==> run a: inputs <==
// miniRV
module miniRV (
    input   wire                clk,
    input   wire                rst,
    input   wire[31:0]      inst_i,
    input   wire[31:0]      mem_rdata_i,
    output  wire[13:0]   inst_addr_o,
    output  wire[15:0]          mem_addr_o,
    output  wire                mem_wen_o,
    output  wire[31:0]      mem_wdata_o,
    output          debug_wb_have_inst,    
    output [31:0]   debug_wb_pc,           
    output          debug_wb_ena,          
    output [4:0]    debug_wb_reg,          
    output [31:0]   debug_wb_value         
);
export LEC_CHECK = 0
export ABC_AREA = 0
export CAP_MARGIN = 0
export CORE_MARGIN = 2
export CORE_UTILIZATION = 70
export CTS_CLUSTER_DIAMETER = 118
export CTS_CLUSTER_SIZE = 58
export GPL_ROUTABILITY_DRIVEN = 1
export GPL_TIMING_DRIVEN = 1
export PLACE_DENSITY = 0.65
export SETUP_SLACK_MARGIN = -0.47
export SLEW_MARGIN = 20
create_clock -name core_clock -period 6.87 [get_ports {clk}]
run.sh (not shown) runs the stock make flow with config.mk's settings and CLKGATE_MAP_FILE=.
==> inputs of run b, as changes to run a <==
==> flow/config.mk (replaced) <==
export PLATFORM = sky130hd
export DESIGN_NAME = miniRV
export DESIGN_NICKNAME = miniRV
export VERILOG_FILES = /design/flow/design.v
export SDC_FILE = /design/flow/constraint.sdc
export NUM_CORES = 4
export LEC_CHECK = 0
export ABC_AREA = 0
export CAP_MARGIN = 20
export CORE_ASPECT_RATIO = 0.5
export CORE_MARGIN = 2
export CORE_UTILIZATION = 72
export CTS_CLUSTER_DIAMETER = 376
export CTS_CLUSTER_SIZE = 100
export SETUP_SLACK_MARGIN = -0.58
export SLEW_MARGIN = 20
==> flow/constraint.sdc (replaced) <==
create_clock -name core_clock -period 7.59 [get_ports {clk}]
set_input_delay 1.5180 -clock core_clock [delete_from_list [all_inputs] [get_ports {clk}]]
set_output_delay 1.5180 -clock core_clock [all_outputs]
set_load 0.01 [all_outputs]
==> inputs of run c, as changes to run a <==
==> flow/config.mk (replaced) <==
export PLATFORM = sky130hd
export DESIGN_NAME = miniRV
export DESIGN_NICKNAME = miniRV
export VERILOG_FILES = /design/flow/design.v
export SDC_FILE = /design/flow/constraint.sdc
export NUM_CORES = 4
export LEC_CHECK = 0
export ABC_AREA = 1
export CAP_MARGIN = 20
export CORE_MARGIN = 2
export CORE_UTILIZATION = 57
export SETUP_SLACK_MARGIN = 0.51
export SLEW_MARGIN = 20
==> flow/constraint.sdc (replaced) <==
create_clock -name core_clock -period 4.97 [get_ports {clk}]
set_input_delay 0.9940 -clock core_clock [delete_from_list [all_inputs] [get_ports {clk}]]
set_output_delay 0.9940 -clock core_clock [all_outputs]
set_load 0.01 [all_outputs]
==> results <==
Synthesized area is the same in run a and run b.
Run a stopped in 5_1_grt (ODB-0269). Run c finished but failed the layout checks on negative setup slack. Run b failed in 3_5_place_dp.
Of run a and run b, run a has the higher die area (gap 2.7%, measured against run b).
Of run c and run a, run c has the higher synthesized cell count (gap 76%, measured against run a).

* * *

==> juniper <==
miniRV again, from the RTL that the note above started with.
clock: 6.02 ns
lec_check: 0
cap_margin: 40
core_margin: 2
core_utilization: 58
cts_cluster_size: 20
setup_slack_margin: 1.57
slew_margin: 5
==> raven: changes against juniper <==
Settings changed: CAP_MARGIN 40 to 20, CORE_UTILIZATION 58 to 40, CTS_CLUSTER_SIZE 20 to default, SETUP_SLACK_MARGIN 1.57 to default, SLEW_MARGIN 5 to 20.
==> flow/constraint.sdc (replaced) <==
create_clock -name core_clock -period 12.2 [get_ports {clk}]
set_input_delay 2.4400 -clock core_clock [delete_from_list [all_inputs] [get_ports {clk}]]
set_output_delay 2.4400 -clock core_clock [all_outputs]
set_load 0.01 [all_outputs]
==> yarrow: changes against juniper <==
Settings changed: CAP_MARGIN 40 to 20, CORE_UTILIZATION 58 to 72, CTS_CLUSTER_SIZE 20 to default, PLACE_DENSITY from default to 0.66, SETUP_SLACK_MARGIN 1.57 to default, SLEW_MARGIN 5 to 20.
==> flow/constraint.sdc (replaced) <==
create_clock -name core_clock -period 7.78 [get_ports {clk}]
set_input_delay 1.5560 -clock core_clock [delete_from_list [all_inputs] [get_ports {clk}]]
set_output_delay 1.5560 -clock core_clock [all_outputs]
set_load 0.01 [all_outputs]
==> harbor: changes against juniper <==
Settings changed: CAP_MARGIN 40 to 20, CORE_UTILIZATION 58 to 66, CTS_CLUSTER_DIAMETER from default to 345, CTS_CLUSTER_SIZE 20 to 17, SETUP_SLACK_MARGIN 1.57 to -0.38, SLEW_MARGIN 5 to 20.
==> flow/constraint.sdc (replaced) <==
create_clock -name core_clock -period 5.45 [get_ports {clk}]
set_input_delay 1.0900 -clock core_clock [delete_from_list [all_inputs] [get_ports {clk}]]
set_output_delay 1.0900 -clock core_clock [all_outputs]
set_load 0.01 [all_outputs]
==> summary of the runs <==
juniper reached the layout checks and failed them: negative setup slack. harbor failed in global routing on GRT-0116. yarrow never finished: it broke off in clock tree synthesis. raven finished clean.
Core utilization: juniper is higher than raven (27 points).
In flip-flop count, juniper and raven do not differ.
Power: raven is lower than juniper (about 50%).
Of raven and juniper, raven has the higher critical path depth (gap 5).
In raven the clock skew is lower than in juniper, by 0.041 ns.
==> figures <==
quantity	yarrow	raven	harbor	juniper
Area post-placement	80270 um^2	80020 um^2	88390 um^2	87710 um^2
Full die area	107500 um^2	192200 um^2	117100 um^2	133100 um^2
Std-Cell Rows	118	159	124	132
CTS tree	-	done	-	done
Net count of the finished layout	-	5536	-	6569
Register clock-pin slew on the reported worst setup and hold paths	-	0.06 ns	-	0.06 ns
Pre-Repair DR Iteration Count	-	7	-	6
Run status	did not finish	timing/DRC/antenna clean	did not finish	finished with violations
Last stage reached	clock tree synthesis	-	global routing	-
Reasons for failing layout checks	-	-	-	negative setup slack
Design area	-	85130 um^2	-	93000 um^2
Number of warnings in the stage logs	-	105	-	103
Post-cts repair resize count	-	0	37	38

* * *

==> 01-25 <==
Starting RTL as in the previous note.
Design miniRV, start of the top module:
module miniRV (
    input   wire                clk,
    input   wire                rst,
    input   wire[31:0]      inst_i,
    input   wire[31:0]      mem_rdata_i,
    output  wire[13:0]   inst_addr_o,
    output  wire[15:0]          mem_addr_o,
    output  wire                mem_wen_o,
    output  wire[31:0]      mem_wdata_o,
    output          debug_wb_have_inst,    
    output [31:0]   debug_wb_pc,           
    output          debug_wb_ena,          
    output [4:0]    debug_wb_reg,          
    output [31:0]   debug_wb_value         
);
Settings: LEC_CHECK=0, ABC_AREA=1, CAP_MARGIN=10, CELL_PAD_IN_SITES_DETAIL_PLACEMENT=1, CELL_PAD_IN_SITES_GLOBAL_PLACEMENT=1, CORE_MARGIN=5, CORE_UTILIZATION=38, CTS_CLUSTER_DIAMETER=134, HOLD_SLACK_MARGIN=-0.04, MAX_ROUTING_LAYER=met4, PLACE_DENSITY=0.45, SLEW_MARGIN=15, TNS_END_PERCENT=10; clock period 5.03 ns.
==> 11-11 (differences from 01-25) <==
ABC_AREA = default   (was 1)
CAP_MARGIN = 20   (was 10)
CELL_PAD_IN_SITES_DETAIL_PLACEMENT = default   (was 1)
CELL_PAD_IN_SITES_GLOBAL_PLACEMENT = default   (was 1)
CORE_MARGIN = 2   (was 5)
CORE_UTILIZATION = 65   (was 38)
CTS_CLUSTER_DIAMETER = default   (was 134)
CTS_CLUSTER_SIZE = 55   (was default)
HOLD_SLACK_MARGIN = default   (was -0.04)
MAX_ROUTING_LAYER = default   (was met4)
PLACE_DENSITY = default   (was 0.45)
SLEW_MARGIN = 20   (was 15)
TNS_END_PERCENT = 5   (was 10)
==> flow/constraint.sdc (replaced) <==
create_clock -name core_clock -period 6.19 [get_ports {clk}]
set_input_delay 1.2380 -clock core_clock [delete_from_list [all_inputs] [get_ports {clk}]]
set_output_delay 1.2380 -clock core_clock [all_outputs]
set_load 0.01 [all_outputs]
==> notes <==
01-25 ran to the end with violations: setup timing. 11-11 did not get past global routing, error ODB-0269.
Die area: 01-25 is higher than 11-11 (81%).
In 11-11 the synthesized cell count is smaller than in 01-25, by 43%.
Against 11-11, the area after synthesis of 01-25 is larger by about 3.6%.
==> figures <==
| quantity | 01-25 | 11-11 |
|---|---|---|
| Result of the run | complete, but fails checks | aborted with a tool error |
| Failing step | - | global routing |
| Violated checks | setup timing | - |
| Largest type area fraction | 39.32% | 40.73% |
| Chip area from the yosys synthesis statistics | 0.07820 mm^2 | 0.07549 mm^2 |
| Cells after DPL | 13160 | 7643 |
| Quantity of gates resized following cts | 413 | 46 |
| Setup WS pre-CTS | -0.9561 ns | -1.092 ns |
| Unique cell types | 67 | 101 |
| Area fraction in and, or, nand and nor cells | 20.93% | 7.279% |
| Most repeated cell in the gate-level netlist after synthesis | sky130_fd_sc_hd__nand2_1 | sky130_fd_sc_hd__edfxtp_1 |
| Core utilization at floorplan | 38.18% | 65.23% |

* * *

==> v18: inputs <==
Starting RTL as in the previous note.
==> flow/config.mk <==
export PLATFORM = sky130hd
export DESIGN_NAME = miniRV
export DESIGN_NICKNAME = miniRV
export VERILOG_FILES = /design/flow/design.v
export SDC_FILE = /design/flow/constraint.sdc
export NUM_CORES = 4
export LEC_CHECK = 0
export CAP_MARGIN = 5
export CELL_PAD_IN_SITES_GLOBAL_PLACEMENT = 2
export CORE_MARGIN = 10
export CORE_UTILIZATION = 64
export CTS_CLUSTER_DIAMETER = 226
export GPL_ROUTABILITY_DRIVEN = 0
export HOLD_SLACK_MARGIN = 0.14
export MIN_ROUTING_LAYER = met1
export SLEW_MARGIN = 20
export TNS_END_PERCENT = 65
==> flow/constraint.sdc <==
create_clock -name core_clock -period 14.1 [get_ports {clk}]
set_input_delay 2.8200 -clock core_clock [delete_from_list [all_inputs] [get_ports {clk}]]
set_output_delay 2.8200 -clock core_clock [all_outputs]
set_load 0.01 [all_outputs]
==> v22 (differences from v18) <==
- CAP_MARGIN: 5 -> 20
- CELL_PAD_IN_SITES_GLOBAL_PLACEMENT: 2 -> unset
- CORE_MARGIN: 10 -> 2
- CORE_UTILIZATION: 64 -> 63
- CTS_CLUSTER_DIAMETER: 226 -> 345
- CTS_CLUSTER_SIZE: unset -> 17
- GPL_ROUTABILITY_DRIVEN: 0 -> unset
- HOLD_SLACK_MARGIN: 0.14 -> unset
- MIN_ROUTING_LAYER: met1 -> unset
- TNS_END_PERCENT: 65 -> unset
==> flow/constraint.sdc (replaced) <==
create_clock -name core_clock -period 6.29 [get_ports {clk}]
set_input_delay 1.2580 -clock core_clock [delete_from_list [all_inputs] [get_ports {clk}]]
set_output_delay 1.2580 -clock core_clock [all_outputs]
set_load 0.01 [all_outputs]
==> v4 (differences from v18) <==
- CAP_MARGIN: 5 -> 20
- CELL_PAD_IN_SITES_GLOBAL_PLACEMENT: 2 -> unset
- CORE_MARGIN: 10 -> 2
- CORE_UTILIZATION: 64 -> 72
- CTS_CLUSTER_DIAMETER: 226 -> unset
- CTS_CLUSTER_SIZE: unset -> 44
- GPL_ROUTABILITY_DRIVEN: 0 -> unset
- HOLD_SLACK_MARGIN: 0.14 -> unset
- MIN_ROUTING_LAYER: met1 -> unset
- SETUP_SLACK_MARGIN: unset -> 0.21
- TNS_END_PERCENT: 65 -> unset
==> flow/constraint.sdc (replaced) <==
create_clock -name core_clock -period 6.18 [get_ports {clk}]
set_input_delay 1.2360 -clock core_clock [delete_from_list [all_inputs] [get_ports {clk}]]
set_output_delay 1.2360 -clock core_clock [all_outputs]
set_load 0.01 [all_outputs]
==> out/highlights.md <==
Global routing
• initial antenna violation count: 37
• met2 GRT Util: 0.655

Die
• die width: 363 um

Detailed routing
• via count normalized by instance count: 8.26
• Detailed Routing Iterations Pass 1: 12
• ant diodes: 17

Critical path
• CP Class: input port to register
• cell family contributing the most delay on the critical path: simple AND/OR/NAND/NOR gates
• Buf+Inv Stages, Crit Path: 6

Clocking
• Clock H-tree levels: 4

Layout
• non-clock buffer share of cell area: 0.0342
• area used by sequential logic in the layout: 0.0403 mm^2
• number of sequential cells in the layout: 1403

Power and ir drop
• relative contribution of sequential cells to total power: 0.487
• cell leakage power: 30.7 nW

Status
• result of the run: complete, no violations

# the run above: v18

==> out/highlights.md <==
STA
• setup ws final: -1110 ps
• final setup violation count: 78

Layout
• area used by sequential logic in the layout: 0.0403 mm^2
• number of sequential cells in the layout: 1403
• non-clock buffer share of cell area: 0.116

Power and ir drop
• relative contribution of sequential cells to total power: 0.529
• cell leakage power: 34.4 nW

Status
• set of violated layout checks: negative setup slack
• result of the run: complete, but fails checks

Detailed routing
• via count normalized by instance count: 8.09
• ant diodes: 38
• Detailed Routing Iterations Pass 1: 11

Critical path
• CP Class: register to register
• Buf+Inv Stages, Crit Path: 6

Global routing
• met2 GRT Util: 0.770

# the run above: v22

==> out/highlights.md <==
Clocking
• Clock H-tree levels: 4

Global routing
• met2 GRT Util: 0.991

Die
• Core Util at FP: 0.727
• placeable core region: 0.104 mm^2
• die width: 328 um

Status
• halt point of the flow: global routing (5_1_grt)
• result of the run: stopped before the end
• first reported error: [ERROR GRT-0116] Global routing finished with congestion. Check the congestion regions in the DRC Viewer.

Synthesis
• top cells by area, synth: edfxtp_1 41%, mux4_2 21%, dfrtp_1 13%, ha_1 2.4%, mux2i_1 1.9%
• share of synthesized area spent on multiplexers: 0.235
• post-synth tally of flip-flops with integrated enable: 1024
• Yosys warning count: 11

# the run above: v4

Power is estimated from default activity; no workload was simulated.
